<file path="flow/design.v">
module  rgb_hsv(
	input                         clk,
	input                         rst,	
	input	     [7:0]            rgb_r,
	input	     [7:0]            rgb_g,
	input	     [7:0]            rgb_b,	
	output reg [8:0] 			  hsv_h, 
	output reg [7:0] 			  hsv_s, 
	output reg [7:0] 			  hsv_v  
);
reg [7:0] top; 
reg [13:0] top_60; 
reg [2:0] rgb_se;
reg [2:0] rgb_se_n; 
reg [7:0] max; 
reg [7:0] min; 
reg [7:0] max_min; 
reg [7:0] hsv_s_m;
reg [7:0] max_n;
reg [7:0] division; 
wire r_g, r_b, g_b;
assign r_g = (rgb_r > rgb_g)? 1'b1:1'b0; 
assign r_b = (rgb_r > rgb_b)? 1'b1:1'b0; 
assign g_b = (rgb_g > rgb_b)? 1'b1:1'b0; 
always @ (posedge clk or negedge rst)
begin
	if (!rst)
	begin
		max <= 8'd0;
		min <= 8'd0;
		top <= 8'd0;
		rgb_se <= 3'b010;
	end
	else 
	begin
	case ({r_g,r_b,g_b})
	3'b000:
			begin 
			max <= rgb_b;
			min <= rgb_r;
			top <= rgb_g - rgb_r; 
			rgb_se <= 3'b000;
			end
	3'b001:
			begin 
			max <= rgb_g;
			min <= rgb_r;
			top <= rgb_b - rgb_r; 
			rgb_se <= 3'b001;
			end
	3'b011:
			begin 
			max <= rgb_g;
			min <= rgb_b;
			top <= rgb_r - rgb_b; 
			rgb_se <= 3'b011;
			end
	3'b100:
			begin 
			max <= rgb_b;
			min <= rgb_g;
			top <= rgb_r - rgb_g; 
			rgb_se <= 3'b100;
			end
	3'b110:
			begin 
			max <= rgb_r;
			min <= rgb_g;
			top <= rgb_b - rgb_g; 
			rgb_se <= 3'b110;
			end
	3'b111:
			begin 
			max <= rgb_r;
			min <= rgb_b;
			top <= rgb_g - rgb_b; 
			rgb_se <= 3'b111;
			end
	default
			begin
			max <= 8'd0;
			min <= 8'd0;
			top <= 8'd0;
			rgb_se <= 3'b010;
			end
	endcase
end
end
always @ (posedge clk or negedge rst)
begin
	if (!rst)
		begin
		top_60 <= 14'd0;
		rgb_se_n <= 3'b010;
		max_min <= 8'd0;
		max_n <= 8'd0;
		end
	else
		begin
		top_60 <= {top,6'b000000} - {top,2'b00}; 
		rgb_se_n <= rgb_se;
		max_min <= max - min;
		max_n <= max;
		end
end
always @ (*)
begin
	division = (max_min > 8'd0) ? top_60 / max_min : 8'd240; 
end
always @ (posedge clk or negedge rst)
begin
	if (!rst)
		hsv_h <= 9'd0;
	else 
	begin
	case (rgb_se_n)
	3'b000:
			hsv_h <= 9'd240 - division; 
	3'b001:
			hsv_h <= 9'd120 + division; 
	3'b011:
			hsv_h <= 9'd120 - division; 
	3'b100:
			hsv_h <= 9'd240 + division; 
	3'b110:
			hsv_h <= 9'd360 - division; 
	3'b111:
			hsv_h <= division; 
	default
			hsv_h <= 9'd0;
	endcase
end
end
always @ (*)
begin
	hsv_s_m = (max_n > 8'd0)? ((max_min == max_n) ? 8'd255 : {max_min[7:0],8'b00000000} / max_n) : 8'd0;
end
always@(posedge clk or negedge rst)
begin
	if (!rst)
      hsv_s <= 8'd0;
	else
	hsv_s <= hsv_s_m;
end
always@(posedge clk or negedge rst)
begin
  if (!rst)
  hsv_v <= 8'd0;
  else
  hsv_v <= max_n;
 end
endmodule
module HSVComparator (
    input   clk,
    input wire [8:0] hsv_get_h, hsv_get_s, hsv_get_v,
    input wire [8:0] hsv_set_h, hsv_set_s, hsv_set_v,
    input wire [2:0] threshold_level,
    output reg [1:0] similar_flag  
);
parameter THRESHOLD1_H = 60, THRESHOLD1_S = 32, THRESHOLD1_V = 32;   
parameter THRESHOLD2_H = 15, THRESHOLD2_S = 8,  THRESHOLD2_V = 8;  
parameter THRESHOLD3_H = 10, THRESHOLD3_S = 5,  THRESHOLD3_V = 5;  
parameter THRESHOLD4_H = 5,  THRESHOLD4_S = 3,  THRESHOLD4_V = 3;   
reg [8:0] h_diff, s_diff, v_diff;
function [8:0] abs_diff;
    input [8:0] a, b;
    if (a > b) begin
        abs_diff = a - b;
    end else begin
        abs_diff = b - a;
    end
endfunction
always @(posedge clk) begin
    similar_flag <= 2'b0;  
    h_diff = abs_diff(hsv_get_h, hsv_set_h);
    s_diff = abs_diff(hsv_get_s, hsv_set_s);
    v_diff = abs_diff(hsv_get_v, hsv_set_v);
    if (h_diff > 180) begin
        h_diff = 360 - h_diff;
    end
    if ({hsv_set_h,hsv_set_s,hsv_set_v} == 24'b0)begin
        similar_flag <= 2'b10;
    end
    else begin
    case(threshold_level)
        3'b000: begin  
            if (h_diff <= THRESHOLD1_H && s_diff <= THRESHOLD1_S && v_diff <= THRESHOLD1_V) begin
                similar_flag <= 2'b01;  
            end
        end
        3'b001: begin  
            if (h_diff <= THRESHOLD2_H && s_diff <= THRESHOLD2_S && v_diff <= THRESHOLD2_V) begin
                similar_flag <= 2'b01;  
            end
        end
        3'b010: begin  
            if (h_diff <= THRESHOLD3_H && s_diff <= THRESHOLD3_S && v_diff <= THRESHOLD3_V) begin
                similar_flag <= 2'b01;  
            end
        end
        3'b111: begin  
            if (h_diff <= THRESHOLD4_H && s_diff <= THRESHOLD4_S && v_diff <= THRESHOLD4_V) begin
                similar_flag <= 2'b01;  
            end
        end
        default: ;  
    endcase 
    end
end
endmodule
module color_match (
    input  wire       clk,
    input  wire       rst_n,
    input  wire [7:0] get_r,
    input  wire [7:0] get_g,
    input  wire [7:0] get_b,
    input  wire [7:0] set_r,
    input  wire [7:0] set_g,
    input  wire [7:0] set_b,
    input  wire [2:0] threshold_level,
    output wire [8:0] get_h,
    output wire [7:0] get_s,
    output wire [7:0] get_v,
    output wire [8:0] set_h,
    output wire [7:0] set_s,
    output wire [7:0] set_v,
    output wire [1:0] similar_flag
);
    rgb_hsv rgb_hsv_get_inst (
        .clk   (clk),
        .rst   (rst_n),
        .rgb_r (get_r),
        .rgb_g (get_g),
        .rgb_b (get_b),
        .hsv_h (get_h),
        .hsv_s (get_s),
        .hsv_v (get_v)
    );
    rgb_hsv rgb_hsv_set_inst (
        .clk   (clk),
        .rst   (rst_n),
        .rgb_r (set_r),
        .rgb_g (set_g),
        .rgb_b (set_b),
        .hsv_h (set_h),
        .hsv_s (set_s),
        .hsv_v (set_v)
    );
    HSVComparator HSVComparator_inst (
        .clk             (clk),
        .hsv_get_h       (get_h),
        .hsv_get_s       ({1'b0, get_s}),
        .hsv_get_v       ({1'b0, get_v}),
        .hsv_set_h       (set_h),
        .hsv_set_s       ({1'b0, set_s}),
        .hsv_set_v       ({1'b0, set_v}),
        .threshold_level (threshold_level),
        .similar_flag    (similar_flag)
    );
endmodule
</file>
<file path="flow/run.sh">
#!/bin/bash
# the make line also repeats each setting of config.mk as NAME=value (left out here)
make -C /OpenROAD-flow-scripts/flow DESIGN_CONFIG=/design/flow/config.mk WORK_HOME=/design/flow/orfs CLKGATE_MAP_FILE= finish
</file>
<file path="flow/config.mk">
export PLATFORM = sky130hd
export DESIGN_NAME = color_match
export DESIGN_NICKNAME = color_match
export VERILOG_FILES = /design/flow/design.v
export SDC_FILE = /design/flow/constraint.sdc
export NUM_CORES = 4
export LEC_CHECK = 0
export ABC_AREA = 1
export CAP_MARGIN = 20
export CORE_MARGIN = 2
export CORE_UTILIZATION = 40
export CTS_CLUSTER_DIAMETER = 92
export CTS_CLUSTER_SIZE = 100
export PLACE_DENSITY_LB_ADDON = 0.03
export SLEW_MARGIN = 10
export TNS_END_PERCENT = 35
</file>
<file path="flow/constraint.sdc">
create_clock -name core_clock -period 28.0 [get_ports {clk}]
set_input_delay 5.6000 -clock core_clock [delete_from_list [all_inputs] [get_ports {clk}]]
set_output_delay 5.6000 -clock core_clock [all_outputs]
set_load 0.01 [all_outputs]
</file>
==> results of run 1 <==
[routing by layer]
metal | track usage [%] | part of all wire (%) | vias up
li1 | - | - | 17100
met1 | 32.5 | 51 | 14600
met2 | 36.5 | 43 | 558
met3 | 2.88 | 4.2 | 62
met4 | 4.26 | 1.3 | 0
met5 | 0 | 0 | -
[stage by stage]
| stage | setup TNS (ns) | setup WS [ns] | cells | hold WS (ns) |
|---|---|---|---|---|
| after CTS | 0 | 0.122 | 6229 | 0.351 |
| after global placement | 0 | 0.282 | 6197 | 0.334 |
| after floorplan | 0 | 4.13 | 5067 | 0.331 |
| after detailed placement | 0 | 0.210 | 6197 | 0.335 |
| final | 0 | 2.57 | 6262 | 0.350 |
| after global routing | -0.0811 | -0.0598 | 6262 | 0.359 |
[layout make-up]
class	instances	area share (%)
Multi-Input combinational cell	4027	70.5
Tap cell	1070	3.68
Timing Repair Buffer	167	4.19
Clock inverter	14	0.406
Inverter	797	8.42
Clock buffer	18	1.21
Timing Repair inverter	1	0.0138
Sequential cell	168	11.6
[timing repair]
item                                    in CTS  in global routing
endpoints found under the setup margin       0                 12
buffers inserted                             0                 32
hold buffers                                 0                  0
gates resized                                0                 75
==> node_exporter_impl.prom, run 1 <==
# HELP chip_impl_metric Metrics from one implementation run
# TYPE chip_impl_metric gauge
chip_impl_info{name="status",value="no timing/DRC/antenna violations"} 1
chip_impl_metric{name="yosys-stat-cells",unit=""} 5067
chip_impl_metric{name="grt_first_pass_wirelength",unit="µm"} 158000
chip_impl_metric{name="number_of_design_rule_violations_left_after_detail_routing",unit=""} 0
chip_impl_metric{name="timing.hold.worst_path_depth",unit=""} 0
chip_impl_metric{name="detail_route.wl_per_cell",unit="µm"} 15.5
chip_impl_metric{name="synthToLayoutAreaGrowth",unit="%"} 10.1
chip_impl_metric{name="mappedNetlistArea",unit="µm²"} 33000
chip_impl_metric{name="clk-insertion-delay-late",unit="ns"} 0.49
chip_impl_metric{name="ys_seq_share",unit="%"} 12.7
chip_impl_info{name="min_to",value="rgb_hsv_set_inst.rgb_se_n[2]"} 1
chip_impl_info{name="startpoint_type",value="flip-flop"} 1
chip_impl_metric{name="worst_r2r_path_depth",unit=""} 173
chip_impl_metric{name="first_global_vias",unit=""} 30300
chip_impl_metric{name="port_buffers",unit=""} 104
chip_impl_metric{name="cts.htree.levels",unit=""} 4
chip_impl_metric{name="multi_input_comb_area",unit="µm²"} 25600
chip_impl_metric{name="number_of_flops_mapped_to_enable_cells_by_yosys",unit=""} 0
chip_impl_info{name="cpMostUsedCell",value="nand2_1"} 1
chip_impl_metric{name="setup_viol_count_final",unit=""} 0
chip_impl_metric{name="io_pins",unit=""} 105
chip_impl_info{name="timing.setup.critical_path_class",value="reg -> reg"} 1
chip_impl_info{name="r2r_end",value="rgb_hsv_get_inst.hsv_h[8]"} 1
chip_impl_info{name="yosys-top-cells-count",value="nand2_1, inv_1, ha_1"} 1
chip_impl_metric{name="final_design_area_excluding_fillers",unit="µm²"} 36300
chip_impl_metric{name="ys_chip_area",unit="µm²"} 33000
chip_impl_metric{name="cap_violations",unit=""} 0
chip_impl_info{name="logic_family",value="simple AND/OR/NAND/NOR gates"} 1
chip_impl_metric{name="maximum_number_of_pins_on_one_net_before_global_route_repair",unit=""} 75
chip_impl_metric{name="cp.depth",unit=""} 173
chip_impl_info{name="worst_hold_startpoint",value="rgb_hsv_set_inst.rgb_se[2]"} 1
chip_impl_metric{name="nFillCells",unit=""} 8712
chip_impl_metric{name="dp.final_hpwl",unit="µm"} 80600
chip_impl_metric{name="critPathArrivalTime",unit="ns"} 25.76
chip_impl_metric{name="weighted_congestion_reported_at_the_end_of_routability_driven_placement",unit=""} 0.895
chip_impl_metric{name="synth_warnings",unit=""} 2
chip_impl_metric{name="initial_antenna_violation_count",unit=""} 2
chip_impl_metric{name="compound_gate_portion_of_the_synthesized_area",unit="%"} 17.3
chip_impl_metric{name="synthArstFlopShare",unit="%"} 98.8
chip_impl_metric{name="warning_count",unit=""} 77
chip_impl_metric{name="critical_path_required",unit="ns"} 28.33
chip_impl_metric{name="synth.ff_latch_count",unit=""} 168
chip_impl_metric{name="syn-num-nets",unit=""} 5660
chip_impl_metric{name="final_net_count",unit=""} 5772
chip_impl_metric{name="placed_area",unit="µm²"} 35300
chip_impl_metric{name="post-route-period-util",unit="%"} 90.8
chip_impl_metric{name="antenna_cells_inserted",unit=""} 0
chip_impl_metric{name="cp_num_buf_inv",unit=""} 23
chip_impl_info{name="hold_path.class",value="reg -> reg"} 1
chip_impl_metric{name="wl",unit="µm"} 97300
chip_impl_metric{name="dr.pass1.iters",unit=""} 5
chip_impl_metric{name="delay_of_the_slowest_cell_on_the_worst_path",unit="ns"} 0.54
chip_impl_metric{name="maxSlewViolCount",unit=""} 0
chip_impl_info{name="cpLargestDelayFamily",value="AND-OR/OR-AND gates"} 1
chip_impl_metric{name="detail_route.vias_per_cell",unit=""} 5.15
chip_impl_metric{name="synthSimpleGateAreaFrac",unit="%"} 30.6
chip_impl_metric{name="cts.sinks",unit=""} 168
chip_impl_info{name="worstSetupEndpointType",value="flip-flop"} 1
chip_impl_metric{name="postSynthCellCount",unit=""} 5067
chip_impl_info{name="clockRootBuffer",value="clkbuf_16"} 1
chip_impl_metric{name="die_height",unit="µm"} 291
chip_impl_metric{name="synth_xor_xnor_area_share",unit="%"} 8.15
chip_impl_info{name="cts_tree",value="done"} 1
chip_impl_metric{name="globalRoute.totalOverflow",unit=""} 0
chip_impl_metric{name="core_area",unit="µm²"} 81800
chip_impl_info{name="worstReg2RegStart",value="rgb_hsv_get_inst.max_min[7]"} 1
chip_impl_metric{name="timing_hold_violations_final",unit=""} 0
chip_impl_metric{name="flop_area",unit="µm²"} 4210
chip_impl_info{name="grt_setup_unrepaired",value="yes"} 1
chip_impl_metric{name="synthAdderAreaFrac",unit="%"} 21.0
chip_impl_metric{name="finClkSkew",unit="ns"} 0.0256
chip_impl_metric{name="chip_area",unit="µm²"} 84800
chip_impl_info{name="synthTopCellsByArea",value="ha_1, nand2_1, dfrtp_1"} 1
chip_impl_metric{name="period_minus_slack",unit="ns"} 25.43
chip_impl_metric{name="highest_achievable_clock_rate",unit="MHz"} 39.3
chip_impl_info{name="synth-main-ff-cell",value="dfrtp_1"} 1
chip_impl_metric{name="synth.area.mux_share",unit="%"} 0.121
chip_impl_metric{name="register_to_register_setup_slack",unit="ns"} 2.57
chip_impl_metric{name="initial_core_util",unit="%"} 40.3
chip_impl_metric{name="yosysUniqueCellTypes",unit=""} 74
chip_impl_metric{name="number_of_buffers_created_by_cts",unit=""} 17
chip_impl_metric{name="clk_path_buf_depth",unit=""} 2
chip_impl_metric{name="clkTransAtPathRegs",unit="ns"} 0.07
chip_impl_metric{name="first_iter_violations",unit=""} 1672
chip_impl_metric{name="top_area_share",unit="%"} 19.6
chip_impl_metric{name="groute.usage.overall",unit="%"} 22.7
chip_impl_info{name="crit_path_end",value="rgb_hsv_get_inst.hsv_h[8]"} 1
chip_impl_metric{name="slew-limit-headroom",unit="%"} 19.6
chip_impl_info{name="top_area_cell",value="ha_1"} 1
chip_impl_metric{name="final_util",unit="%"} 44.4
chip_impl_info{name="crit_start",value="rgb_hsv_get_inst.max_min[7]"} 1
chip_impl_metric{name="timing.critical_path.fanout_max",unit=""} 14
chip_impl_metric{name="syn_avg_cell_area",unit="µm²"} 6.51
chip_impl_info{name="most_common_cell",value="nand2_1"} 1
chip_impl_metric{name="die_width",unit="µm"} 291
chip_impl_metric{name="fp-row-count",unit=""} 105
chip_impl_metric{name="dr_total_vias",unit=""} 32300
chip_impl_metric{name="worst_pin_slew",unit="ns"} 1.19
chip_impl_metric{name="detail-route-antenna-nets",unit=""} 0
chip_impl_info{name="crit_path_top_delay_cell",value="dfrtp_2"} 1
==> inputs of run 2 (changes only) <==
Settings changed: CORE_UTILIZATION 40 to 62, CTS_CLUSTER_DIAMETER 92 to 374, PLACE_DENSITY from default to 0.6, PLACE_DENSITY_LB_ADDON 0.03 to default, SLEW_MARGIN 10 to 20, TNS_END_PERCENT 35 to default.
Clock period 28.0 ns to 15.3 ns, I/O delays scaled along.
==> node_exporter_impl.prom, run 2 <==
# HELP chip_impl_metric Yosys and OpenROAD flow results
# TYPE chip_impl_metric gauge
chip_impl_metric{name="groute.usage.overall",unit="%"} 92.2
chip_impl_metric{name="synthAdderAreaFrac",unit="%"} 21.0
chip_impl_metric{name="postSynthCellCount",unit=""} 5067
chip_impl_metric{name="synthArstFlopShare",unit="%"} 98.8
chip_impl_info{name="error",value="[ERROR GRT-0232] Routing congestion too high. Check the congestion heatmap in the GUI."} 1
chip_impl_metric{name="weighted_congestion_reported_at_the_end_of_routability_driven_placement",unit=""} 0.984
chip_impl_metric{name="synth_xor_xnor_area_share",unit="%"} 8.15
chip_impl_info{name="synthTopCellsByArea",value="ha_1, nand2_1, dfrtp_1"} 1
chip_impl_metric{name="initial_core_util",unit="%"} 62.8
chip_impl_metric{name="ys_seq_share",unit="%"} 12.7
chip_impl_metric{name="syn_avg_cell_area",unit="µm²"} 6.51
chip_impl_info{name="clockRootBuffer",value="clkbuf_16"} 1
chip_impl_metric{name="fp-row-count",unit=""} 84
chip_impl_metric{name="number_of_flops_mapped_to_enable_cells_by_yosys",unit=""} 0
chip_impl_metric{name="dp.final_hpwl",unit="µm"} 87500
chip_impl_metric{name="number_of_buffers_created_by_cts",unit=""} 17
chip_impl_metric{name="cts.htree.levels",unit=""} 4
chip_impl_metric{name="io_pins",unit=""} 105
chip_impl_info{name="logic_family",value="simple AND/OR/NAND/NOR gates"} 1
chip_impl_metric{name="compound_gate_portion_of_the_synthesized_area",unit="%"} 17.3
chip_impl_info{name="status",value="stopped before the end"} 1
chip_impl_metric{name="synth_warnings",unit=""} 2
chip_impl_metric{name="syn-num-nets",unit=""} 5660
chip_impl_info{name="top_area_cell",value="ha_1"} 1
chip_impl_metric{name="place.detailed.instances",unit=""} 6977
chip_impl_metric{name="cts.sinks",unit=""} 168
chip_impl_metric{name="die_width",unit="µm"} 235
chip_impl_metric{name="yosysUniqueCellTypes",unit=""} 74
chip_impl_metric{name="port_buffers",unit=""} 104
chip_impl_metric{name="die_height",unit="µm"} 235
chip_impl_info{name="synth-main-ff-cell",value="dfrtp_1"} 1
chip_impl_metric{name="synth.area.mux_share",unit="%"} 0.121
chip_impl_info{name="most_common_cell",value="nand2_1"} 1
chip_impl_metric{name="synthSimpleGateAreaFrac",unit="%"} 30.6
chip_impl_metric{name="chip_area",unit="µm²"} 55100
chip_impl_metric{name="clk_path_buf_depth",unit=""} 2
chip_impl_metric{name="globalRoute.totalOverflow",unit=""} 948
chip_impl_info{name="yosys-top-cells-count",value="nand2_1, inv_1, ha_1"} 1
chip_impl_metric{name="synth.ff_latch_count",unit=""} 168
chip_impl_info{name="stop_stage",value="global routing"} 1
chip_impl_metric{name="yosys-stat-cells",unit=""} 5067
chip_impl_metric{name="core_area",unit="µm²"} 52600
chip_impl_metric{name="top_area_share",unit="%"} 19.6
chip_impl_metric{name="ys_chip_area",unit="µm²"} 33000
chip_impl_metric{name="mappedNetlistArea",unit="µm²"} 33000
-- run 2: routing by layer --
metal,overflow,track usage (%)
met5,11,66.8
met4,281,94.7
met3,43,84.5
met2,546,102
met1,67,90.2
-- run 2: timing repair --
action                                  in CTS
hold buffers                                 0
resized                                    212
pin swaps                                  234
buffers inserted                           256
endpoints found under the setup margin      28
gates cloned                                 2
-- run 2: through the flow --
stage                     hold slack [ns]  setup TNS, ns  cell area [µm²]  worst slack (ns)
after floorplan                     0.331        -148.51            34000             -7.21
after global placement              0.333        -132.38            44200             -6.87
after detailed placement            0.335        -157.78            44200             -7.45
after CTS                           0.344        -135.49            47600             -6.26
==> inputs of run 3 (changes only) <==
Settings changed: ABC_AREA 1 to default, CORE_UTILIZATION 62 to 68, CTS_CLUSTER_DIAMETER 374 to default, CTS_CLUSTER_SIZE 100 to 33.
Clock period 15.3 ns to 12.3 ns, I/O delays scaled along.
==> node_exporter_impl.prom, run 3 <==
# HELP chip_impl_metric Yosys and OpenROAD flow results
# TYPE chip_impl_metric gauge
chip_impl_metric{name="io_pins",unit=""} 105
chip_impl_metric{name="weighted_congestion_reported_at_the_end_of_routability_driven_placement",unit=""} 1.01
chip_impl_info{name="stop_stage",value="clock tree synthesis"} 1
chip_impl_metric{name="number_of_flops_mapped_to_enable_cells_by_yosys",unit=""} 0
chip_impl_metric{name="synth.area.mux_share",unit="%"} 5.76
chip_impl_info{name="top_area_cell",value="ha_1"} 1
chip_impl_metric{name="yosysUniqueCellTypes",unit=""} 120
chip_impl_metric{name="fp-row-count",unit=""} 81
chip_impl_metric{name="yosys-stat-cells",unit=""} 4320
chip_impl_info{name="synthTopCellsByArea",value="ha_1, dfrtp_1, a21oi_1"} 1
chip_impl_metric{name="dp.final_hpwl",unit="µm"} 102000
chip_impl_metric{name="top_area_share",unit="%"} 19.5
chip_impl_metric{name="compound_gate_portion_of_the_synthesized_area",unit="%"} 28.7
chip_impl_info{name="status",value="stopped before the end"} 1
chip_impl_info{name="most_common_cell",value="ha_1"} 1
chip_impl_metric{name="synth.ff_latch_count",unit=""} 168
chip_impl_metric{name="ys_chip_area",unit="µm²"} 33200
chip_impl_metric{name="synthAdderAreaFrac",unit="%"} 21.0
chip_impl_metric{name="core_area",unit="µm²"} 48600
chip_impl_metric{name="pre_cts_ws",unit="ns"} -15.17
chip_impl_info{name="synth-main-ff-cell",value="dfrtp_1"} 1
chip_impl_info{name="yosys-top-cells-count",value="ha_1, nor2_1, inv_1"} 1
chip_impl_metric{name="syn-num-nets",unit=""} 4913
chip_impl_metric{name="synthSimpleGateAreaFrac",unit="%"} 20.4
chip_impl_metric{name="mappedNetlistArea",unit="µm²"} 33200
chip_impl_metric{name="die_width",unit="µm"} 225
chip_impl_metric{name="port_buffers",unit=""} 104
chip_impl_metric{name="postSynthCellCount",unit=""} 4320
chip_impl_metric{name="syn_avg_cell_area",unit="µm²"} 7.70
chip_impl_metric{name="chip_area",unit="µm²"} 50700
chip_impl_info{name="error",value="[ERROR DPL-0038] Utilization greater than 100%, impossible to legalize"} 1
chip_impl_metric{name="ys_seq_share",unit="%"} 12.6
chip_impl_metric{name="synth_xor_xnor_area_share",unit="%"} 6.45
chip_impl_info{name="logic_family",value="AND-OR/OR-AND gates"} 1
chip_impl_metric{name="synth_warnings",unit=""} 2
chip_impl_metric{name="synthArstFlopShare",unit="%"} 98.8
chip_impl_metric{name="die_height",unit="µm"} 225
chip_impl_metric{name="initial_core_util",unit="%"} 68.3
[run 3: stage by stage]
| step | utilization [%] | cell area (µm²) | setup TNS (ns) | instances |
|---|---|---|---|---|
| floorplan | - | 34500 | -330.05 | 4320 |
| global placement | 91.9 | 44700 | -315.86 | 6135 |
| detailed placement | 91.9 | 44700 | -358.33 | 6135 |
==> inputs of run 4 (changes only) <==
Settings changed: CORE_UTILIZATION 68 to 66, CTS_CLUSTER_SIZE 33 to 32.
Clock period 12.3 ns to 13.4 ns, I/O delays scaled along.
==> node_exporter_impl.prom, run 4 <==
# HELP chip_impl_metric Yosys and OpenROAD flow results
# TYPE chip_impl_metric gauge
chip_impl_info{name="status",value="stopped before the end"} 1
chip_impl_info{name="stop_stage",value="clock tree synthesis"} 1
chip_impl_info{name="error",value="[ERROR DPL-0033] detailed placement checks failed during check placement."} 1
chip_impl_info{name="synth-main-ff-cell",value="dfrtp_1"} 1
chip_impl_metric{name="synthArstFlopShare",unit="%"} 98.8
chip_impl_metric{name="die_height",unit="µm"} 228
chip_impl_metric{name="mappedNetlistArea",unit="µm²"} 33200
chip_impl_metric{name="yosys-stat-cells",unit=""} 4320
chip_impl_metric{name="core_area",unit="µm²"} 50000
chip_impl_metric{name="ys_chip_area",unit="µm²"} 33200
chip_impl_metric{name="weighted_congestion_reported_at_the_end_of_routability_driven_placement",unit=""} 1.00
chip_impl_info{name="most_common_cell",value="ha_1"} 1
chip_impl_info{name="synthTopCellsByArea",value="ha_1, dfrtp_1, a21oi_1"} 1
chip_impl_metric{name="initial_core_util",unit="%"} 66.5
chip_impl_info{name="logic_family",value="AND-OR/OR-AND gates"} 1
chip_impl_metric{name="syn-num-nets",unit=""} 4913
chip_impl_metric{name="synthSimpleGateAreaFrac",unit="%"} 20.4
chip_impl_metric{name="postSynthCellCount",unit=""} 4320
chip_impl_metric{name="synth.area.mux_share",unit="%"} 5.76
chip_impl_metric{name="place.detailed.instances",unit=""} 6159
chip_impl_metric{name="number_of_flops_mapped_to_enable_cells_by_yosys",unit=""} 0
chip_impl_metric{name="ys_seq_share",unit="%"} 12.6
chip_impl_metric{name="compound_gate_portion_of_the_synthesized_area",unit="%"} 28.7
chip_impl_metric{name="placed_area",unit="µm²"} 44600
chip_impl_info{name="yosys-top-cells-count",value="ha_1, nor2_1, inv_1"} 1
chip_impl_metric{name="dp.final_hpwl",unit="µm"} 94500
chip_impl_metric{name="chip_area",unit="µm²"} 52200
chip_impl_metric{name="pre_cts_ws",unit="ns"} -13.73
chip_impl_metric{name="yosysUniqueCellTypes",unit=""} 120
chip_impl_metric{name="synth_warnings",unit=""} 2
chip_impl_metric{name="die_width",unit="µm"} 228
chip_impl_metric{name="synthAdderAreaFrac",unit="%"} 21.0
chip_impl_metric{name="port_buffers",unit=""} 104
chip_impl_metric{name="synth_xor_xnor_area_share",unit="%"} 6.45
chip_impl_metric{name="fp-row-count",unit=""} 82
chip_impl_info{name="top_area_cell",value="ha_1"} 1
chip_impl_metric{name="top_area_share",unit="%"} 19.5
chip_impl_metric{name="synth.ff_latch_count",unit=""} 168
chip_impl_metric{name="syn_avg_cell_area",unit="µm²"} 7.70
chip_impl_metric{name="io_pins",unit=""} 105
## run 4: metrics by stage
step	setup TNS, ns	hold WS (ns)
3_5_place_dp	-304.98	0.340
2_1_floorplan	-294.84	0.331
3_3_place_gp	-281.08	0.333
==> inputs of run 5 (changes only) <==
Settings changed: ABC_AREA from default to 1, CORE_ASPECT_RATIO from default to 0.53, CORE_UTILIZATION 66 to 72, CTS_CLUSTER_SIZE 32 to 47, MAX_ROUTING_LAYER from default to met5, PLACE_DENSITY 0.6 to default, PLACE_DENSITY_LB_ADDON from default to 0.21, SETUP_SLACK_MARGIN from default to 3.45, SLEW_MARGIN 20 to 25, TNS_END_PERCENT from default to 10.
Clock period 13.4 ns to 27.1 ns, I/O delays scaled along.
==> node_exporter_impl.prom, run 5 <==
# HELP chip_impl_metric Yosys and OpenROAD flow results
# TYPE chip_impl_metric gauge
chip_impl_metric{name="compound_gate_portion_of_the_synthesized_area",unit="%"} 17.3
chip_impl_metric{name="yosys-stat-cells",unit=""} 5067
chip_impl_metric{name="top_area_share",unit="%"} 19.6
chip_impl_metric{name="port_buffers",unit=""} 104
chip_impl_metric{name="synthSimpleGateAreaFrac",unit="%"} 30.6
chip_impl_metric{name="synth_warnings",unit=""} 2
chip_impl_metric{name="initial_core_util",unit="%"} 72.5
chip_impl_metric{name="number_of_flops_mapped_to_enable_cells_by_yosys",unit=""} 0
chip_impl_info{name="most_common_cell",value="nand2_1"} 1
chip_impl_metric{name="die_height",unit="µm"} 160
chip_impl_info{name="status",value="stopped before the end"} 1
chip_impl_metric{name="die_width",unit="µm"} 298
chip_impl_info{name="yosys-top-cells-count",value="nand2_1, inv_1, ha_1"} 1
chip_impl_metric{name="io_pins",unit=""} 105
chip_impl_metric{name="synth.ff_latch_count",unit=""} 168
chip_impl_metric{name="postCtsHoldBufs",unit=""} 0
chip_impl_info{name="synth-main-ff-cell",value="dfrtp_1"} 1
chip_impl_metric{name="mappedNetlistArea",unit="µm²"} 33000
chip_impl_info{name="synthTopCellsByArea",value="ha_1, nand2_1, dfrtp_1"} 1
chip_impl_metric{name="core_area",unit="µm²"} 45500
chip_impl_metric{name="synth_xor_xnor_area_share",unit="%"} 8.15
chip_impl_metric{name="ys_seq_share",unit="%"} 12.7
chip_impl_metric{name="clk_path_buf_depth",unit=""} 2
chip_impl_info{name="stop_stage",value="global routing"} 1
chip_impl_metric{name="syn-num-nets",unit=""} 5660
chip_impl_metric{name="yosysUniqueCellTypes",unit=""} 74
chip_impl_metric{name="number_of_buffers_created_by_cts",unit=""} 17
chip_impl_metric{name="syn_avg_cell_area",unit="µm²"} 6.51
chip_impl_metric{name="cts.sinks",unit=""} 168
chip_impl_metric{name="chip_area",unit="µm²"} 47700
chip_impl_metric{name="synthArstFlopShare",unit="%"} 98.8
chip_impl_metric{name="ys_chip_area",unit="µm²"} 33000
chip_impl_info{name="clockRootBuffer",value="clkbuf_16"} 1
chip_impl_metric{name="postSynthCellCount",unit=""} 5067
chip_impl_metric{name="synth.area.mux_share",unit="%"} 0.121
chip_impl_info{name="top_area_cell",value="ha_1"} 1
chip_impl_metric{name="fp-row-count",unit=""} 57
chip_impl_metric{name="placed_area",unit="µm²"} 34700
chip_impl_metric{name="weighted_congestion_reported_at_the_end_of_routability_driven_placement",unit=""} 1.01
chip_impl_info{name="logic_family",value="simple AND/OR/NAND/NOR gates"} 1
chip_impl_metric{name="cts.htree.levels",unit=""} 4
chip_impl_metric{name="dp.final_hpwl",unit="µm"} 80900
chip_impl_metric{name="synthAdderAreaFrac",unit="%"} 21.0
[run 5: stage by stage]
step / utilization [%] / cells / setup TNS, ns / setup slack (ns)
floorplan: - / 5067 / 0 / 3.46
global placement: 76.2 / 5738 / 0 / 0.701
detailed placement: 76.2 / 5738 / -0.284 / -0.199
CTS: 80.4 / 5868 / 0 / 3.40
[run 5: what timing repair did]
action | 4_1_cts
resized | 181
hold endpoints to repair | 0
pin swaps | 67
setup buffers | 95
gates cloned | 3
endpoints found under the setup margin | 22
==> inputs of run 6 (changes only) <==
Settings changed: CORE_UTILIZATION 72 to 69, CTS_CLUSTER_DIAMETER from default to 299, MAX_ROUTING_LAYER met5 to met4, PLACE_DENSITY from default to 0.48, PLACE_DENSITY_LB_ADDON 0.21 to default, SETUP_SLACK_MARGIN 3.45 to default, SLEW_MARGIN 25 to 5, TNS_END_PERCENT 10 to 85.
Clock period 27.1 ns to 22.5 ns, I/O delays scaled along.
==> node_exporter_impl.prom, run 6 <==
# HELP chip_impl_metric Yosys and OpenROAD flow results
# TYPE chip_impl_metric gauge
chip_impl_info{name="status",value="stopped before the end"} 1
chip_impl_info{name="stop_stage",value="global routing"} 1
chip_impl_info{name="error",value="[ERROR GRT-0232] Routing congestion too high. Check the congestion heatmap in the GUI."} 1
chip_impl_metric{name="syn-num-nets",unit=""} 5660
chip_impl_metric{name="placed_area",unit="µm²"} 39200
chip_impl_metric{name="fp-row-count",unit=""} 58
chip_impl_metric{name="clk_path_buf_depth",unit=""} 2
chip_impl_metric{name="dp.final_hpwl",unit="µm"} 93700
chip_impl_metric{name="synth.ff_latch_count",unit=""} 168
chip_impl_metric{name="initial_core_util",unit="%"} 69.8
chip_impl_metric{name="cts.htree.levels",unit=""} 4
chip_impl_info{name="clockRootBuffer",value="clkbuf_16"} 1
chip_impl_metric{name="synth_xor_xnor_area_share",unit="%"} 8.15
chip_impl_metric{name="port_buffers",unit=""} 104
chip_impl_metric{name="synthSimpleGateAreaFrac",unit="%"} 30.6
chip_impl_metric{name="syn_avg_cell_area",unit="µm²"} 6.51
chip_impl_metric{name="cts.sinks",unit=""} 168
chip_impl_info{name="yosys-top-cells-count",value="nand2_1, inv_1, ha_1"} 1
chip_impl_metric{name="number_of_flops_mapped_to_enable_cells_by_yosys",unit=""} 0
chip_impl_metric{name="synth_warnings",unit=""} 2
chip_impl_metric{name="postCtsHoldBufs",unit=""} 0
chip_impl_metric{name="core_area",unit="µm²"} 47300
chip_impl_metric{name="ys_chip_area",unit="µm²"} 33000
chip_impl_metric{name="io_pins",unit=""} 105
chip_impl_metric{name="globalRoute.totalOverflow",unit=""} 3273
chip_impl_info{name="most_common_cell",value="nand2_1"} 1
chip_impl_metric{name="postSynthCellCount",unit=""} 5067
chip_impl_metric{name="synthArstFlopShare",unit="%"} 98.8
chip_impl_metric{name="yosysUniqueCellTypes",unit=""} 74
chip_impl_metric{name="compound_gate_portion_of_the_synthesized_area",unit="%"} 17.3
chip_impl_metric{name="mappedNetlistArea",unit="µm²"} 33000
chip_impl_metric{name="ys_seq_share",unit="%"} 12.7
chip_impl_metric{name="synth.area.mux_share",unit="%"} 0.121
chip_impl_metric{name="weighted_congestion_reported_at_the_end_of_routability_driven_placement",unit=""} 1.08
chip_impl_metric{name="synthAdderAreaFrac",unit="%"} 21.0
chip_impl_info{name="top_area_cell",value="ha_1"} 1
chip_impl_info{name="synthTopCellsByArea",value="ha_1, nand2_1, dfrtp_1"} 1
chip_impl_metric{name="groute.usage.overall",unit="%"} 104
chip_impl_metric{name="number_of_buffers_created_by_cts",unit=""} 17
chip_impl_metric{name="yosys-stat-cells",unit=""} 5067
chip_impl_metric{name="chip_area",unit="µm²"} 49700
chip_impl_metric{name="die_height",unit="µm"} 163
chip_impl_info{name="synth-main-ff-cell",value="dfrtp_1"} 1
chip_impl_metric{name="die_width",unit="µm"} 304
chip_impl_metric{name="pre_cts_ws",unit="ns"} -1.64
chip_impl_metric{name="top_area_share",unit="%"} 19.6
chip_impl_info{name="logic_family",value="simple AND/OR/NAND/NOR gates"} 1
-- run 6: repair_timing --
item,in CTS
setup buffers,108
pin swaps,124
resized,156
endpoints found under the setup margin,21
-- run 6: layer usage --
metal	global-route usage (%)	overflow
met1	95.6	305
met2	121	2077
met3	92.5	329
met4	108	562
met5	-	-
-- run 6: per-stage QoR --
step                std cells  hold slack (ns)  util [%]  setup TNS (ns)
floorplan                5067            0.331         -         -0.0660
global placement         6329            0.336      82.9          -0.971
detailed placement       6329            0.347      82.9          -20.17
CTS                      6469            0.358      87.0               0
==> inputs of run 7 (changes only) <==
Settings changed: ABC_AREA 1 to default, CORE_ASPECT_RATIO 0.53 to default, CORE_UTILIZATION 69 to 58, CTS_CLUSTER_DIAMETER 299 to default, CTS_CLUSTER_SIZE 47 to default, MAX_ROUTING_LAYER met4 to default, PLACE_DENSITY 0.48 to 0.6, SLEW_MARGIN 5 to 20, TNS_END_PERCENT 85 to default.
Clock period 22.5 ns to 14.1 ns, I/O delays scaled along.
==> node_exporter_impl.prom, run 7 <==
# HELP chip_impl_metric Metrics from one implementation run
# TYPE chip_impl_metric gauge
chip_impl_info{name="grt_setup_unrepaired",value="yes"} 1
chip_impl_metric{name="worst_r2r_path_depth",unit=""} 136
chip_impl_metric{name="synthArstFlopShare",unit="%"} 98.8
chip_impl_info{name="cts_tree",value="done"} 1
chip_impl_metric{name="ys_seq_share",unit="%"} 12.6
chip_impl_metric{name="antenna_cells_inserted",unit=""} 0
chip_impl_info{name="crit_path_top_delay_cell",value="or4b_4"} 1
chip_impl_metric{name="finClkSkew",unit="ns"} 0.0192
chip_impl_metric{name="postCtsHoldBufs",unit=""} 0
chip_impl_metric{name="post-route-period-util",unit="%"} 191
chip_impl_metric{name="synth_xor_xnor_area_share",unit="%"} 6.45
chip_impl_metric{name="highest_achievable_clock_rate",unit="MHz"} 37.1
chip_impl_metric{name="syn-num-nets",unit=""} 4913
chip_impl_metric{name="globalRoute.totalOverflow",unit=""} 0
chip_impl_metric{name="place.detailed.instances",unit=""} 6236
chip_impl_metric{name="chip_area",unit="µm²"} 59300
chip_impl_info{name="hold_path.class",value="reg -> reg"} 1
chip_impl_info{name="worstSetupEndpointType",value="flip-flop"} 1
chip_impl_metric{name="timing_hold_violations_final",unit=""} 0
chip_impl_metric{name="top_area_share",unit="%"} 19.5
chip_impl_metric{name="groute.usage.overall",unit="%"} 37.9
chip_impl_metric{name="clkTransAtPathRegs",unit="ns"} 0.07
chip_impl_metric{name="yosys-stat-cells",unit=""} 4320
chip_impl_metric{name="final_util",unit="%"} 87.7
chip_impl_metric{name="grt_first_pass_wirelength",unit="µm"} 188000
chip_impl_info{name="status",value="failed layout checks"} 1
chip_impl_metric{name="dr_total_vias",unit=""} 41600
chip_impl_metric{name="critPathArrivalTime",unit="ns"} 27.25
chip_impl_metric{name="die_height",unit="µm"} 243
chip_impl_info{name="top_area_cell",value="ha_1"} 1
chip_impl_metric{name="cts.sinks",unit=""} 168
chip_impl_metric{name="cp_num_buf_inv",unit=""} 6
chip_impl_info{name="synthTopCellsByArea",value="ha_1, dfrtp_1, a21oi_1"} 1
chip_impl_metric{name="detail-route-antenna-nets",unit=""} 0
chip_impl_metric{name="fp-row-count",unit=""} 87
chip_impl_metric{name="initial_core_util",unit="%"} 58.8
chip_impl_metric{name="syn_avg_cell_area",unit="µm²"} 7.70
chip_impl_metric{name="final_net_count",unit=""} 6411
chip_impl_info{name="synth-main-ff-cell",value="dfrtp_1"} 1
chip_impl_metric{name="port_buffers",unit=""} 104
chip_impl_metric{name="synthToLayoutAreaGrowth",unit="%"} 49.1
chip_impl_metric{name="detail_route.vias_per_cell",unit=""} 6.32
chip_impl_metric{name="number_of_buffers_created_by_cts",unit=""} 17
chip_impl_metric{name="warning_count",unit=""} 81
chip_impl_metric{name="compound_gate_portion_of_the_synthesized_area",unit="%"} 28.7
chip_impl_info{name="r2r_end",value="rgb_hsv_get_inst.hsv_s[0]"} 1
chip_impl_info{name="crit_start",value="rgb_hsv_get_inst.max_n[7]"} 1
chip_impl_metric{name="io_pins",unit=""} 105
chip_impl_metric{name="weighted_congestion_reported_at_the_end_of_routability_driven_placement",unit=""} 0.973
chip_impl_metric{name="dr.pass1.iters",unit=""} 9
chip_impl_info{name="startpoint_type",value="flip-flop"} 1
chip_impl_metric{name="maxSlewViolCount",unit=""} 0
chip_impl_info{name="cpLargestDelayFamily",value="AND-OR/OR-AND gates"} 1
chip_impl_info{name="check_failures",value="negative setup slack"} 1
chip_impl_metric{name="cts.htree.levels",unit=""} 4
chip_impl_info{name="yosys-top-cells-count",value="ha_1, nor2_1, inv_1"} 1
chip_impl_metric{name="maximum_number_of_pins_on_one_net_before_global_route_repair",unit=""} 88
chip_impl_metric{name="slew-limit-headroom",unit="%"} 31.1
chip_impl_metric{name="synthSimpleGateAreaFrac",unit="%"} 20.4
chip_impl_metric{name="fin_ws",unit="ns"} -12.87
chip_impl_metric{name="core_area",unit="µm²"} 56500
chip_impl_metric{name="worst_pin_slew",unit="ns"} 1.03
chip_impl_metric{name="first_global_vias",unit=""} 38500
chip_impl_info{name="worst_hold_startpoint",value="rgb_hsv_get_inst.rgb_se[0]"} 1
chip_impl_metric{name="clk-insertion-delay-late",unit="ns"} 0.46
chip_impl_metric{name="final-instance-count-excl-fill",unit=""} 6587
chip_impl_info{name="worstReg2RegStart",value="rgb_hsv_get_inst.max_n[7]"} 1
chip_impl_metric{name="initial_antenna_violation_count",unit=""} 0
chip_impl_metric{name="postSynthCellCount",unit=""} 4320
chip_impl_info{name="min_to",value="rgb_hsv_get_inst.rgb_se_n[0]"} 1
chip_impl_metric{name="pre_cts_ws",unit="ns"} -12.91
chip_impl_metric{name="delay_of_the_slowest_cell_on_the_worst_path",unit="ns"} 0.51
chip_impl_metric{name="ys_chip_area",unit="µm²"} 33200
chip_impl_info{name="cpMostUsedCell",value="o21a_1"} 1
chip_impl_info{name="clockRootBuffer",value="clkbuf_16"} 1
chip_impl_info{name="logic_family",value="AND-OR/OR-AND gates"} 1
chip_impl_metric{name="number_of_design_rule_violations_left_after_detail_routing",unit=""} 0
chip_impl_metric{name="register_to_register_setup_slack",unit="ns"} -12.87
chip_impl_metric{name="cap_violations",unit=""} 0
chip_impl_metric{name="finalHoldWorstSlack",unit="ns"} 0.348
chip_impl_metric{name="critical_path_required",unit="ns"} 14.38
chip_impl_metric{name="mappedNetlistArea",unit="µm²"} 33200
chip_impl_metric{name="number_of_flops_mapped_to_enable_cells_by_yosys",unit=""} 0
chip_impl_metric{name="first_iter_violations",unit=""} 4087
chip_impl_metric{name="setup_viol_count_final",unit=""} 30
chip_impl_metric{name="detail_route.wl_per_cell",unit="µm"} 20.1
chip_impl_metric{name="die_width",unit="µm"} 243
chip_impl_metric{name="cp.depth",unit=""} 136
chip_impl_metric{name="period_minus_slack",unit="ns"} 26.97
chip_impl_info{name="most_common_cell",value="ha_1"} 1
chip_impl_metric{name="synth_warnings",unit=""} 2
chip_impl_metric{name="timing.hold.worst_path_depth",unit=""} 0
chip_impl_metric{name="synth.area.mux_share",unit="%"} 5.76
chip_impl_metric{name="dp.final_hpwl",unit="µm"} 87900
chip_impl_metric{name="synth.ff_latch_count",unit=""} 168
chip_impl_info{name="timing.setup.critical_path_class",value="reg -> reg"} 1
chip_impl_metric{name="nFillCells",unit=""} 3031
chip_impl_metric{name="clk_path_buf_depth",unit=""} 2
chip_impl_metric{name="synthAdderAreaFrac",unit="%"} 21.0
chip_impl_metric{name="timing.critical_path.fanout_max",unit=""} 8
chip_impl_metric{name="wl",unit="µm"} 133000
chip_impl_metric{name="yosysUniqueCellTypes",unit=""} 120
chip_impl_info{name="crit_path_end",value="rgb_hsv_get_inst.hsv_s[0]"} 1
## run 7: repair_timing
action / 4_1_cts / 5_1_grt
endpoints found under the setup margin: 30 / 32
buffers inserted: 182 / 139
resized: 154 / 267
cloned: 0 / 0
pin swaps: 166 / 227
## run 7: per-stage QoR
stage	TNS (ns)	instance area (µm²)
CTS	-253.41	47300
finish	-283.82	49600
detailed placement	-276.39	44600
global placement	-260.51	44600
floorplan	-273.66	34500
global route	-311.61	49600
## run 7: routing by layer
metal	GRT usage (%)	vias to the layer above	wire length [µm]
met5	0	-	0
met4	16.3	0	8520
met3	4.91	743	12200
met2	63.3	2378	59900
met1	49.1	19500	51900
li1	-	19000	-
## run 7: final cells by class
class                           instances  area, µm²  area share, %
Clock buffer                           19        443          0.894
Timing Repair Buffer                 1607      12500           25.3
Clock inverter                         13        135          0.273
Multi-Input combinational cell       3708      30100           60.8
Sequential cell                       168       4200           8.47
Inverter                              316       1190           2.40
Tap cell                              756        946           1.91
==> inputs of run 8 (changes only) <==
Settings changed: ABC_AREA from default to 1, CAP_MARGIN 20 to 0, CORE_UTILIZATION 58 to 72, CTS_CLUSTER_DIAMETER from default to 179, CTS_CLUSTER_SIZE from default to 100, PLACE_DENSITY 0.6 to 0.39, SETUP_SLACK_MARGIN from default to -1.86.
Clock period 14.1 ns to 23.0 ns, I/O delays scaled along.
==> node_exporter_impl.prom, run 8 <==
# HELP chip_impl_metric Metrics from one implementation run
# TYPE chip_impl_metric gauge
chip_impl_info{name="crit_path_end",value="rgb_hsv_set_inst.hsv_h[8]"} 1
chip_impl_info{name="yosys-top-cells-count",value="nand2_1, inv_1, ha_1"} 1
chip_impl_metric{name="slew-limit-headroom",unit="%"} 32.5
chip_impl_metric{name="fp-row-count",unit=""} 78
chip_impl_metric{name="maxSlewViolCount",unit=""} 0
chip_impl_metric{name="cap_violations",unit=""} 0
chip_impl_metric{name="detail_route.vias_per_cell",unit=""} 5.97
chip_impl_metric{name="groute.usage.overall",unit="%"} 38.2
chip_impl_metric{name="synth.area.mux_share",unit="%"} 0.121
chip_impl_info{name="clockRootBuffer",value="clkbuf_16"} 1
chip_impl_info{name="crit_path_top_delay_cell",value="dfrtp_1"} 1
chip_impl_info{name="crit_start",value="rgb_hsv_set_inst.max_min[7]"} 1
chip_impl_info{name="hold_path.class",value="reg -> reg"} 1
chip_impl_metric{name="register_to_register_setup_slack",unit="ns"} -0.64
chip_impl_metric{name="cts.htree.levels",unit=""} 4
chip_impl_metric{name="clk-insertion-delay-late",unit="ns"} 0.45
chip_impl_metric{name="clkTransAtPathRegs",unit="ns"} 0.07
chip_impl_metric{name="final_net_count",unit=""} 5989
chip_impl_metric{name="finalHoldWorstSlack",unit="ns"} 0.356
chip_impl_info{name="cpLargestDelayFamily",value="AND-OR/OR-AND gates"} 1
chip_impl_metric{name="initial_core_util",unit="%"} 72.9
chip_impl_info{name="cts_tree",value="done"} 1
chip_impl_metric{name="synth_xor_xnor_area_share",unit="%"} 8.15
chip_impl_info{name="top_area_cell",value="ha_1"} 1
chip_impl_metric{name="first_global_vias",unit=""} 32700
chip_impl_metric{name="worst_r2r_path_depth",unit=""} 163
chip_impl_metric{name="place.detailed.instances",unit=""} 5920
chip_impl_metric{name="die_height",unit="µm"} 218
chip_impl_metric{name="synth.ff_latch_count",unit=""} 168
chip_impl_info{name="cpMostUsedCell",value="nand2_1"} 1
chip_impl_metric{name="top_area_share",unit="%"} 19.6
chip_impl_metric{name="dr_total_vias",unit=""} 35900
chip_impl_info{name="worstReg2RegStart",value="rgb_hsv_set_inst.max_min[7]"} 1
chip_impl_metric{name="cp.depth",unit=""} 163
chip_impl_metric{name="detail-route-antenna-nets",unit=""} 0
chip_impl_metric{name="globalRoute.totalOverflow",unit=""} 0
chip_impl_info{name="most_common_cell",value="nand2_1"} 1
chip_impl_metric{name="pre_cts_ws",unit="ns"} -1.36
chip_impl_metric{name="wl",unit="µm"} 96500
chip_impl_metric{name="warning_count",unit=""} 79
chip_impl_metric{name="syn-num-nets",unit=""} 5660
chip_impl_metric{name="highest_achievable_clock_rate",unit="MHz"} 42.3
chip_impl_metric{name="final-instance-count-excl-fill",unit=""} 6010
chip_impl_metric{name="number_of_buffers_created_by_cts",unit=""} 17
chip_impl_metric{name="delay_of_the_slowest_cell_on_the_worst_path",unit="ns"} 0.39
chip_impl_metric{name="period_minus_slack",unit="ns"} 23.64
chip_impl_metric{name="number_of_flops_mapped_to_enable_cells_by_yosys",unit=""} 0
chip_impl_metric{name="first_iter_violations",unit=""} 3142
chip_impl_metric{name="synthArstFlopShare",unit="%"} 98.8
chip_impl_metric{name="timing.hold.worst_path_depth",unit=""} 0
chip_impl_info{name="timing.setup.critical_path_class",value="reg -> reg"} 1
chip_impl_metric{name="postCtsHoldBufs",unit=""} 0
chip_impl_metric{name="postSynthCellCount",unit=""} 5067
chip_impl_metric{name="critPathArrivalTime",unit="ns"} 24.00
chip_impl_metric{name="dr.pass1.iters",unit=""} 6
chip_impl_metric{name="maximum_number_of_pins_on_one_net_before_global_route_repair",unit=""} 79
chip_impl_metric{name="synthToLayoutAreaGrowth",unit="%"} 14.3
chip_impl_metric{name="chip_area",unit="µm²"} 47600
chip_impl_metric{name="finClkSkew",unit="ns"} 0.0101
chip_impl_metric{name="worst_pin_slew",unit="ns"} 1.00
chip_impl_metric{name="yosysUniqueCellTypes",unit=""} 74
chip_impl_metric{name="clk_path_buf_depth",unit=""} 2
chip_impl_metric{name="dp.final_hpwl",unit="µm"} 75400
chip_impl_info{name="startpoint_type",value="flip-flop"} 1
chip_impl_metric{name="cts.sinks",unit=""} 168
chip_impl_info{name="worstSetupEndpointType",value="flip-flop"} 1
chip_impl_metric{name="syn_avg_cell_area",unit="µm²"} 6.51
chip_impl_metric{name="yosys-stat-cells",unit=""} 5067
chip_impl_metric{name="io_pins",unit=""} 105
chip_impl_info{name="worst_hold_startpoint",value="rgb_hsv_set_inst.rgb_se[2]"} 1
chip_impl_metric{name="synthAdderAreaFrac",unit="%"} 21.0
chip_impl_metric{name="fin_ws",unit="ns"} -0.644
chip_impl_info{name="synthTopCellsByArea",value="ha_1, nand2_1, dfrtp_1"} 1
chip_impl_metric{name="synthSimpleGateAreaFrac",unit="%"} 30.6
chip_impl_metric{name="die_width",unit="µm"} 218
chip_impl_metric{name="ys_chip_area",unit="µm²"} 33000
chip_impl_metric{name="timing_hold_violations_final",unit=""} 0
chip_impl_metric{name="number_of_design_rule_violations_left_after_detail_routing",unit=""} 0
chip_impl_info{name="synth-main-ff-cell",value="dfrtp_1"} 1
chip_impl_metric{name="timing.critical_path.fanout_max",unit=""} 14
chip_impl_info{name="r2r_end",value="rgb_hsv_set_inst.hsv_h[8]"} 1
chip_impl_metric{name="synth_warnings",unit=""} 2
chip_impl_metric{name="compound_gate_portion_of_the_synthesized_area",unit="%"} 17.3
chip_impl_metric{name="grt_first_pass_wirelength",unit="µm"} 152000
chip_impl_metric{name="critical_path_required",unit="ns"} 23.36
chip_impl_info{name="logic_family",value="simple AND/OR/NAND/NOR gates"} 1
chip_impl_metric{name="post-route-period-util",unit="%"} 103
chip_impl_metric{name="mappedNetlistArea",unit="µm²"} 33000
chip_impl_metric{name="nFillCells",unit=""} 3115
chip_impl_metric{name="core_area",unit="µm²"} 45300
chip_impl_info{name="status",value="failed layout checks"} 1
chip_impl_info{name="min_to",value="rgb_hsv_set_inst.rgb_se_n[2]"} 1
chip_impl_metric{name="initial_antenna_violation_count",unit=""} 1
chip_impl_metric{name="setup_viol_count_final",unit=""} 10
chip_impl_metric{name="ys_seq_share",unit="%"} 12.7
chip_impl_metric{name="weighted_congestion_reported_at_the_end_of_routability_driven_placement",unit=""} 1.04
chip_impl_info{name="check_failures",value="negative setup slack"} 1
chip_impl_metric{name="cp_num_buf_inv",unit=""} 28
chip_impl_metric{name="detail_route.wl_per_cell",unit="µm"} 16.1
chip_impl_metric{name="port_buffers",unit=""} 104
chip_impl_info{name="grt_setup_unrepaired",value="yes"} 1
run 8: routing by layer:
layer,GRT usage (%),share of wire (%)
met2,64.4,46
met1,49.2,42
met4,14.9,4.5
met5,0,0.017
met3,5.75,8.2
run 8: metrics by stage:
| stage | cell area [µm²] | util, % | setup TNS, ns |
|---|---|---|---|
| finish | 37700 | 83.3 | -2.80 |
| floorplan | 33000 | - | -6.21 |
| detailed placement | 36100 | 79.8 | -14.79 |
| CTS | 36700 | 81.1 | -17.10 |
| global placement | 36100 | 79.8 | -0.382 |
| global route | 37700 | 83.3 | -41.04 |
run 8: cell type report:
cell class                 instances  area (µm²)  share of cell area, %
inverter                         797        3040                   8.06
antenna                            1        2.50                0.00663
tap                              600         751                   1.99
multi-input combinational       4028       26000                   68.9
clock buffer                      21         460                   1.22
timing repair buffer             382        3140                   8.32
timing repair inverter             2        10.0                 0.0265
sequential                       168        4200                   11.1
clock inverter                    11         136                  0.361
run 8: what timing repair did:
| item | in CTS | in global routing |
|---|---|---|
| gates resized | 0 | 173 |
| setup endpoints to repair | 0 | 21 |
| setup buffers | 0 | 54 |
